==> flow/design.v (excerpt) <==
module  CONV(
	input				clk,
	input				rst_n,
	input 				mode,
	input       		in_valid,
	output reg			out_valid,
	output 		[13:0] 	AWADDR,
	output		 [7:0] 	AWLEN,
	output 				AWVALID,
	input 				AWREADY,
	output reg  [31:0]	WDATA,
	output 				WVALID,
	input 				WREADY,
	output 		[13:0] 	ARADDR,
	output 		 [7:0] 	ARLEN,
	output 				ARVALID,
	input 				ARREADY,
	input		[31:0] 	RDATA,
	input 				RVALID,
	output reg			RREADY
);
Settings: LEC_CHECK=0, ABC_AREA=0, CAP_MARGIN=20, CELL_PAD_IN_SITES_DETAIL_PLACEMENT=0, CORE_MARGIN=2, CORE_UTILIZATION=66, CTS_CLUSTER_DIAMETER=99, CTS_CLUSTER_SIZE=49, GPL_ROUTABILITY_DRIVEN=1, PLACE_DENSITY_LB_ADDON=0.27, SLEW_MARGIN=20; clock period 12.4 ns.
run.sh (not shown) runs the stock make flow with config.mk's settings and CLKGATE_MAP_FILE=.
The baseline completed with no timing, DRC or antenna violations.
Change:
--- a/flow/config.mk
+++ b/flow/config.mk
@@ -7,3 +7,3 @@
 export LEC_CHECK = 0
-export ABC_AREA = 0
+export ABC_AREA = 1
 export CAP_MARGIN = 20
@@ -11,7 +11,8 @@
 export CORE_MARGIN = 2
-export CORE_UTILIZATION = 66
-export CTS_CLUSTER_DIAMETER = 99
-export CTS_CLUSTER_SIZE = 49
+export CORE_UTILIZATION = 40
+export CTS_CLUSTER_DIAMETER = 355
+export CTS_CLUSTER_SIZE = 99
 export GPL_ROUTABILITY_DRIVEN = 1
-export PLACE_DENSITY_LB_ADDON = 0.27
+export PLACE_DENSITY_LB_ADDON = 0.3
 export SLEW_MARGIN = 20
+export TNS_END_PERCENT = 15
Register-to-register slack is worse by 0.17 ns.
Worst setup slack improved by 0.17 ns.
Final cell count came out higher by a quarter to a third.
Wire length grows by roughly a tenth.
Synthesized area grows by a few percent.
Sequential share of layout area is lower by 0.61 points.
Die area went up by well over a third.
Global-route usage decreases by 12 points.
Flip-flop count stays the same.
Maximum frequency rises slightly.
Change:
==> flow/config.mk (replaced) <==
export PLATFORM = sky130hd
export DESIGN_NAME = CONV
export DESIGN_NICKNAME = CONV
export VERILOG_FILES = /design/flow/design.v
export SDC_FILE = /design/flow/constraint.sdc
export NUM_CORES = 4
export LEC_CHECK = 0
export ABC_AREA = 0
export CAP_MARGIN = 20
export CELL_PAD_IN_SITES_DETAIL_PLACEMENT = 0
export CORE_MARGIN = 2
export CORE_UTILIZATION = 72
export CTS_CLUSTER_DIAMETER = 88
export CTS_CLUSTER_SIZE = 49
export GPL_ROUTABILITY_DRIVEN = 1
export HOLD_SLACK_MARGIN = -0.08
export PLACE_DENSITY_LB_ADDON = 0.27
export SETUP_SLACK_MARGIN = -0.86
export SLEW_MARGIN = 20
export TNS_END_PERCENT = 80
The changed run finished clean; routed wire length is lower by 6.3%; register-to-register slack gains 0.13 ns.
Change:
==> flow/config.mk (replaced) <==
export PLATFORM = sky130hd
export DESIGN_NAME = CONV
export DESIGN_NICKNAME = CONV
export VERILOG_FILES = /design/flow/design.v
export SDC_FILE = /design/flow/constraint.sdc
export NUM_CORES = 4
export LEC_CHECK = 0
export ABC_AREA = 0
export CAP_MARGIN = 15
export CELL_PAD_IN_SITES_DETAIL_PLACEMENT = 2
export CORE_ASPECT_RATIO = 0.52
export CORE_MARGIN = 2
export CORE_UTILIZATION = 26
export CTS_CLUSTER_DIAMETER = 99
export GPL_ROUTABILITY_DRIVEN = 1
export HOLD_SLACK_MARGIN = 0.07
export MIN_ROUTING_LAYER = met2
export PLACE_DENSITY_LB_ADDON = 0.27
export SETUP_SLACK_MARGIN = 0.73
export SLEW_MARGIN = 20
The changed run passed the timing, design-rule and antenna checks.
Synthesized area stays the same.
Die area goes up to 2.7 times its value.
Count of clock-buffer cells in the layout goes up by 13.
Wire length goes up by about 43%.
Design area grows by 4.6%.
Sequential share of layout area falls by 0.68 points.
Flip-flop count stays the same.
Clock skew increases by 0.032 ns.
Worst setup slack loses 0.89 ns.
